==> flow/design.v <==
module cordic
  #(vectoring = 1,                                 
    width = 16,                                    
    iterations = width + 2,                        
    guard_bits = iterations - 1)                   
   (input  wire                       reset,       
    input  wire                       clk,         
    input  wire                       en,          
    input  wire  signed [width - 1:0] x0, y0, z0,  
    output logic signed [width    :0] x, y,        
    output logic signed [width - 1:0] z);          
   localparam logic signed [width - 1:0] pi_2 = 2**(width - 2);  
   function automatic logic signed [width + guard_bits - 1:0] atan_z(input integer i);
      case (i)
        0: atan_z = 33'd1073741824;
        1: atan_z = 33'd633866811;
        2: atan_z = 33'd334917815;
        3: atan_z = 33'd170009512;
        4: atan_z = 33'd85334662;
        5: atan_z = 33'd42708931;
        6: atan_z = 33'd21359677;
        7: atan_z = 33'd10680490;
        8: atan_z = 33'd5340327;
        9: atan_z = 33'd2670173;
        10: atan_z = 33'd1335088;
        11: atan_z = 33'd667544;
        12: atan_z = 33'd333772;
        13: atan_z = 33'd166886;
        14: atan_z = 33'd83443;
        15: atan_z = 33'd41722;
        16: atan_z = 33'd20861;
        17: atan_z = 33'd10430;
        default: atan_z = '0;
      endcase
   endfunction  
   logic signed [width + guard_bits    :0] xr[iterations + 1], yr[iterations + 1];
   logic signed [width + guard_bits - 1:0] zr[iterations + 1];
   always_ff @(posedge clk or posedge reset)
     if (reset)
       for (int i = 0; i < iterations + 1; ++i)
         begin
            xr[i] <= '0;
            yr[i] <= '0;
            zr[i] <= '0;
         end
     else
       if (en)
         for (int i = -1; i < iterations; ++i)
           if (i == -1)
             if (vectoring == 1)
               if (x0 < 0 && y0 >= 0)  
                 begin
                    xr[0] <= y0          << guard_bits;
                    yr[0] <= -x0         << guard_bits;
                    zr[0] <= (z0 + pi_2) << guard_bits;
                 end
               else if (x0 < 0 && y0 < 0)  
                 begin
                    xr[0] <= -y0         << guard_bits;
                    yr[0] <= x0          << guard_bits;
                    zr[0] <= (z0 - pi_2) << guard_bits;
                 end
               else
                 begin
                    xr[0] <= x0 << guard_bits;
                    yr[0] <= y0 << guard_bits;
                    zr[0] <= z0 << guard_bits;
                 end
             else
               if (z0[$left(z0)-:2] == 2'b10)  
                 begin
                    xr[0] <= y0          << guard_bits;
                    yr[0] <= -x0         << guard_bits;
                    zr[0] <= (z0 + pi_2) << guard_bits;
                 end
               else if (z0[$left(z0)-:2] == 2'b01)  
                 begin
                    xr[0] <= -y0         << guard_bits;
                    yr[0] <= x0          << guard_bits;
                    zr[0] <= (z0 - pi_2) << guard_bits;
                 end
               else
                 begin
                    xr[0] <= x0 << guard_bits;
                    yr[0] <= y0 << guard_bits;
                    zr[0] <= z0 << guard_bits;
                 end
           else
             if (vectoring == 1)
               if (yr[i] >= 0)
                 begin
                    xr[i + 1] <= xr[i] + (yr[i] >>> i);
                    yr[i + 1] <= yr[i] - (xr[i] >>> i);
                    zr[i + 1] <= zr[i] + atan_z(i);
                 end
               else
                 begin
                    xr[i + 1] <= xr[i] - (yr[i] >>> i);
                    yr[i + 1] <= yr[i] + (xr[i] >>> i);
                    zr[i + 1] <= zr[i] - atan_z(i);
                 end
             else
               if (zr[i] < 0)
                 begin
                    xr[i + 1] <= xr[i] + (yr[i] >>> i);
                    yr[i + 1] <= yr[i] - (xr[i] >>> i);
                    zr[i + 1] <= zr[i] + atan_z(i);
                 end
               else
                 begin
                    xr[i + 1] <= xr[i] - (yr[i] >>> i);
                    yr[i + 1] <= yr[i] + (xr[i] >>> i);
                    zr[i + 1] <= zr[i] - atan_z(i);
                 end
   always_ff @(posedge clk or posedge reset)
     if (reset)
       begin
          x <= '0;
          y <= '0;
          z <= '0;
       end
     else
       if (en)
         begin
            x <= round_result(xr[iterations]);
            y <= round_result(yr[iterations]);
            z <= round_result(zr[iterations]);
         end
   function signed [width:0] round_result(input signed [width + guard_bits:0] x);
      round_result = (x + 2**(guard_bits - 1)) >>> guard_bits;
   endfunction
endmodule
Settings: LEC_CHECK=0, CAP_MARGIN=20, CORE_MARGIN=2, CORE_UTILIZATION=68, CTS_CLUSTER_DIAMETER=33, CTS_CLUSTER_SIZE=62, HOLD_SLACK_MARGIN=-0.09, SETUP_SLACK_MARGIN=1.27, SLEW_MARGIN=20, TNS_END_PERCENT=80; clock period 4.46 ns.
run.sh (not shown) runs the stock make flow with config.mk's settings and CLKGATE_MAP_FILE=.
The baseline finished with negative setup slack left.
Next try:
ABC_AREA = 0   (was not set)
CELL_PAD_IN_SITES_DETAIL_PLACEMENT = 1   (was not set)
CELL_PAD_IN_SITES_GLOBAL_PLACEMENT = 2   (was not set)
CORE_ASPECT_RATIO = 1.57   (was not set)
CORE_MARGIN = 8   (was 2)
CORE_UTILIZATION = 39   (was 68)
CTS_CLUSTER_DIAMETER = not set   (was 33)
CTS_CLUSTER_SIZE = 39   (was 62)
HOLD_SLACK_MARGIN = not set   (was -0.09)
MAX_ROUTING_LAYER = met4   (was not set)
MIN_ROUTING_LAYER = met1   (was not set)
PLACE_DENSITY_LB_ADDON = 0.02   (was not set)
SETUP_SLACK_MARGIN = 0.88   (was 1.27)
SLEW_MARGIN = 15   (was 20)
TNS_END_PERCENT = not set   (was 80)
clock period = 6.08 ns   (was 4.46 ns; I/O delays follow)
Result: The new run completed with no timing, DRC or antenna violations; via count decreases by about 14%; first-iteration DRC count drops by about 70%; clock-buffer cell count is lower by 151; die area grows by 81%; fmax went down by about 2.8%; wire length is lower by about 0.56%.
Next try:
ABC_AREA = not set   (was 0)
CELL_PAD_IN_SITES_DETAIL_PLACEMENT = not set   (was 1)
CELL_PAD_IN_SITES_GLOBAL_PLACEMENT = not set   (was 2)
CORE_ASPECT_RATIO = not set   (was 1.57)
CORE_MARGIN = 2   (was 8)
CORE_UTILIZATION = 45   (was 39)
CTS_CLUSTER_SIZE = not set   (was 39)
MAX_ROUTING_LAYER = not set   (was met4)
MIN_ROUTING_LAYER = not set   (was met1)
PLACE_DENSITY_LB_ADDON = not set   (was 0.02)
SETUP_SLACK_MARGIN = not set   (was 0.88)
SLEW_MARGIN = 20   (was 15)
clock period = 3.04 ns   (was 6.08 ns; I/O delays follow)
Outcome:
- This time the run reached the layout checks and failed them: negative setup slack
- worst setup slack is worse by 2.8 ns
- area after synthesis does not change
- routed wire length drops by a few percent
- worst hold slack loses 0.36 ns
- synthesized cell count stays the same
- flip-flop count stays the same
- clock skew went up by 0.0064 ns
Next try:
ABC_AREA = 1   (was not set)
CELL_PAD_IN_SITES_GLOBAL_PLACEMENT = 0   (was not set)
CORE_UTILIZATION = 72   (was 45)
CTS_CLUSTER_DIAMETER = 325   (was not set)
CTS_CLUSTER_SIZE = 25   (was not set)
MIN_ROUTING_LAYER = met1   (was not set)
PLACE_DENSITY = 0.65   (was not set)
SETUP_SLACK_MARGIN = 1.1   (was not set)
SLEW_MARGIN = 30   (was 20)
TNS_END_PERCENT = 45   (was not set)
clock period = 4.23 ns   (was 3.04 ns; I/O delays follow)
The changed run failed in 5_1_grt; synthesized area came out higher by about a fifth; die size fell by a quarter to a third; synthesized cell count came out higher by well over a third.

* * *

## amber
Starts from the design.v that is shown in full above.
clock: 4.48 ns
lec_check: 0
abc_area: 1
cap_margin: 20
core_margin: 2
core_utilization: 72
cts_cluster_size: 76
place_density: 0.66
setup_slack_margin: 0.53
slew_margin: 20
Relative to amber, the following input files were edited for indigo:
# amber
export LEC_CHECK = 0
export ABC_AREA = 1
export CAP_MARGIN = 20
export CORE_MARGIN = 2
export CORE_UTILIZATION = 72
export CTS_CLUSTER_SIZE = 76
export PLACE_DENSITY = 0.66
export SETUP_SLACK_MARGIN = 0.53
export SLEW_MARGIN = 20
create_clock -name core_clock -period 4.48 [get_ports {clk}]
# indigo
export LEC_CHECK = 0
export ABC_AREA = 1
export CAP_MARGIN = 20
export CORE_ASPECT_RATIO = 0.5
export CORE_MARGIN = 2
export CORE_UTILIZATION = 72
export CTS_CLUSTER_DIAMETER = 390
export CTS_CLUSTER_SIZE = 95
export SETUP_SLACK_MARGIN = 0.99
export SLEW_MARGIN = 20
create_clock -name core_clock -period 3.39 [get_ports {clk}]
### Flow results
The log for indigo ends in global routing (5_1_grt) with error GRT-0232, so the run never completed. Comparing indigo against amber, there is no change at all in instance count of the mapped netlist. Cell area after synthesis: amber vs indigo identical. amber and indigo ended up with nearly the same adder-cell share of the synthesized area. amber has a higher number of CTS-inserted buffers than indigo. indigo against amber: die boundary width has increased; core footprint has decreased; die height has decreased; total die area has remained practically unchanged; H-tree depth has decreased.
--- input diff indigo..willow ---
# indigo
export LEC_CHECK = 0
export ABC_AREA = 1
export CAP_MARGIN = 20
export CORE_ASPECT_RATIO = 0.5
export CORE_MARGIN = 2
export CORE_UTILIZATION = 72
export CTS_CLUSTER_DIAMETER = 390
export CTS_CLUSTER_SIZE = 95
export SETUP_SLACK_MARGIN = 0.99
export SLEW_MARGIN = 20
create_clock -name core_clock -period 3.39 [get_ports {clk}]
# willow
export LEC_CHECK = 0
export CAP_MARGIN = 20
export CORE_MARGIN = 2
export CORE_UTILIZATION = 45
export SLEW_MARGIN = 20
create_clock -name core_clock -period 5.39 [get_ports {clk}]
Notes after the runs:
- Comparing indigo and willow, cell total after placement is higher on indigo.
- As far as async set-reset flop share out of synthesis goes, indigo and willow are indistinguishable; the numbers are identical.
- indigo and willow: one clean run, willow; the rest did not finish clean.
- Re fraction of synthesized area in multiplexers: indigo and willow aren't equal, and the higher value belongs to willow.
- Diff indigo -> willow: area after synthesis saw a decrease; overall die area saw an increase; sequential cell area fraction in the yosys report saw an increase; synthesized cell count saw a decrease.
--- input diff willow..nickel ---
# willow
export LEC_CHECK = 0
export CAP_MARGIN = 20
export CORE_MARGIN = 2
export CORE_UTILIZATION = 45
export SLEW_MARGIN = 20
create_clock -name core_clock -period 5.39 [get_ports {clk}]
# nickel
export LEC_CHECK = 0
export ABC_AREA = 1
export CAP_MARGIN = 20
export CELL_PAD_IN_SITES_GLOBAL_PLACEMENT = 1
export CORE_MARGIN = 2
export CORE_UTILIZATION = 72
export CTS_CLUSTER_DIAMETER = 325
export MIN_ROUTING_LAYER = met1
export PLACE_DENSITY = 0.66
export SLEW_MARGIN = 30
export TNS_END_PERCENT = 45
create_clock -name core_clock -period 4.15 [get_ports {clk}]
### Flow results
The log for nickel ends in global placement without I/O (3_1_place_gp_skip_io) with error GPL-0301, so the run never completed.
| simple-gate area share of the yosys netlist | lower: willow |
Die size (nickel / willow): 0.75
Compared with willow, nickel shows number of placement rows lower by about 13%.
From willow to nickel the numbers moved as follows: synthesized cell count higher, die span in y lower.
Of nickel and willow, it is nickel that has the lower register share after synthesis.
Comparing area of the core for willow and nickel, the bigger number came from willow.

* * *

run A:
RTL: the design.v shown in full above, as it stands there.
Settings: LEC_CHECK=0, CAP_MARGIN=40, CORE_MARGIN=2, CORE_UTILIZATION=72, CTS_CLUSTER_SIZE=23, PLACE_DENSITY=0.64, SLEW_MARGIN=20; clock period 4.59 ns.
The layout from run A, despite a flow that completed every stage, fails the layout checks, with the failing checks listed as setup timing.
Setup changes, run A to run B
- CAP_MARGIN now 20, was 40
- SETUP_SLACK_MARGIN now 1.24, previously not set
- CTS_CLUSTER_SIZE now 64, was 23
- GPL_TIMING_DRIVEN now 0, previously not set
- PLACE_DENSITY no longer set, was 0.64
- CORE_ASPECT_RATIO now 1.45, previously not set
- GPL_ROUTABILITY_DRIVEN now 0, previously not set
- CELL_PAD_IN_SITES_DETAIL_PLACEMENT now 2, previously not set
- CORE_UTILIZATION now 18, was 72
- the clock period (ns, I/O delays scaled along) now 5.5, was 4.59
Findings:
Run B terminated abnormally: 5_1_grt reported GRT-0116. [run B] effective utilization at floorplan fell 54 points relative to run A. Run B: number of buffers added by the clock tree synthesis step higher than run A. From run A to run B the numbers moved as follows: synthesized cell count did not really move, standard-cell row count went up, area after detailed placement went up.
Edits applied to the flow inputs when going from run B to run C:
- setting TNS_END_PERCENT to 5 for the first time
- setting PLACE_DENSITY_LB_ADDON to 0.18 for the first time
- changing SETUP_SLACK_MARGIN from 1.24 to 0.81
- setting MIN_ROUTING_LAYER to met1 for the first time
- setting CELL_PAD_IN_SITES_GLOBAL_PLACEMENT to 1 for the first time
- changing CORE_ASPECT_RATIO from 1.45 to 1.72
- changing CORE_UTILIZATION from 18 to 44
- removing GPL_ROUTABILITY_DRIVEN (formerly 0)
- removing CELL_PAD_IN_SITES_DETAIL_PLACEMENT (formerly 2)
- setting CTS_CLUSTER_DIAMETER to 225 for the first time
- setting ABC_AREA to 0 for the first time
- changing SLEW_MARGIN from 20 to 30
- removing CTS_CLUSTER_SIZE (formerly 64)
- changing the clock period (ns, I/O delays scaled along) from 5.5 to 5.49
## What came out
Run C | status: complete | timing, DRC, antenna: pass
Diff run C..run B | number of cell instances after yosys synthesis | unchanged
Looking at starting density of the core, run C sits above run B.
Run C against run B: fraction of registers with async set or reset after synthesis has remained practically unchanged, die outline width has decreased.
Taking run B as the reference point, the total CTS buffers of run C falls by 5.8%.
Taking run B as the reference, in run C die area went down by 59%; cell row count decreased about 30%; cell count after placement moved down; xor-xnor portion of the synthesized cell area held; post-synthesis share of cell area spent on full adders, half adders and majority gates stayed essentially flat.
### run C -> run D
- swapping 44 for 72 in CORE_UTILIZATION
- clearing TNS_END_PERCENT, which used to be 5
- clearing CORE_ASPECT_RATIO, which used to be 1.72
- clearing SETUP_SLACK_MARGIN, which used to be 0.81
- swapping 30 for 20 in SLEW_MARGIN
- swapping 0 for 1 in ABC_AREA
- putting CTS_CLUSTER_SIZE at 76 where nothing was set
- clearing CTS_CLUSTER_DIAMETER, which used to be 225
- clearing GPL_TIMING_DRIVEN, which used to be 0
- clearing MIN_ROUTING_LAYER, which used to be met1
- putting PLACE_DENSITY at 0.66 where nothing was set
- clearing PLACE_DENSITY_LB_ADDON, which used to be 0.18
- clearing CELL_PAD_IN_SITES_GLOBAL_PLACEMENT, which used to be 1
- swapping 5.49 for 3.26 in the clock period (ns, I/O delays scaled along)
## What came out
Run D failed in 5_1_grt with GRT-0228. Mapped cell area on run D is behind run C. Run D vs run C: number of resized instances in the post-cts repair step up by more than 100%. Going from run C to run D, final weighted congestion in routability-driven placement up about 13%, die area down 89000 um2.
[inputs] run E vs run D
- GPL_ROUTABILITY_DRIVEN newly set to 0
- CORE_UTILIZATION changed from 72 to 35
- CAP_MARGIN changed from 20 to 35
- SETUP_SLACK_MARGIN newly set to 0.8
- TNS_END_PERCENT newly set to 35
- ABC_AREA changed from 1 to 0
- CELL_PAD_IN_SITES_GLOBAL_PLACEMENT newly set to 3
- GPL_TIMING_DRIVEN newly set to 0
- CTS_CLUSTER_SIZE removed (was 76)
- CTS_CLUSTER_DIAMETER newly set to 20
- the clock period (ns, I/O delays scaled along) changed from 3.26 to 3.74
- Run E finished all stages; however, its layout fails the closing checks, the failures being setup timing.
- NOTE number of cells in the design after placement run D->run E decreased by more than a quarter
- The run showing the smaller total setup buffers inserted after CTS is run D.
- Taking run E as 1.0, run D lands at 1.7 on yosys cell count.
- The run showing the greater sum of net half-perimeters after detailed placement is run E.
- Measured against run E, the synthesized chip area reported by yosys of run D comes out at 1.2 times the reference value.
- Going from run D to run E, synthesized cell count lower, placement-stage cell area fell by 36000 um2.
- Comparing run E and run D, standard-cell row count is lower on run D.
Here is what was changed in the inputs of run F compared with run E.
- a change of CORE_UTILIZATION from 35 to 19
- a deleted GPL_ROUTABILITY_DRIVEN that had been 0
- a change of CELL_PAD_IN_SITES_GLOBAL_PLACEMENT from 3 to 1
- a change of TNS_END_PERCENT from 35 to 30
- a change of ABC_AREA from 0 to 1
- a change of PLACE_DENSITY from 0.66 to 0.5
- a change of CAP_MARGIN from 35 to 40
- a deleted GPL_TIMING_DRIVEN that had been 0
- a deleted CTS_CLUSTER_DIAMETER that had been 20
- a deleted SETUP_SLACK_MARGIN that had been 0.8
- a change of the clock period (ns, I/O delays scaled along) from 3.74 to 5.42
## What came out
Run F finished end to end and its layout was clean on timing, DRC and antenna. In run E the implementation completed, yet the final layout does not meet the checks, the culprit being setup timing. Taking run E as the reference, in run F layout-stage area growth over the synthesis result went down 27 points; area of the multi-input gates went up; share of the core filled by cells before placement dropped 16 points; global-route wire length before repair now larger. Diff run E -> run F: non-clock buffering overhead in the final layout decreased 6.7 points, placeable core area increased 510000 um2, final instance count without filler cells increased 16000. Run E ended up with input pin to register as its worst min-delay path class; run F ended up with input pin to asynchronous set/reset pin.
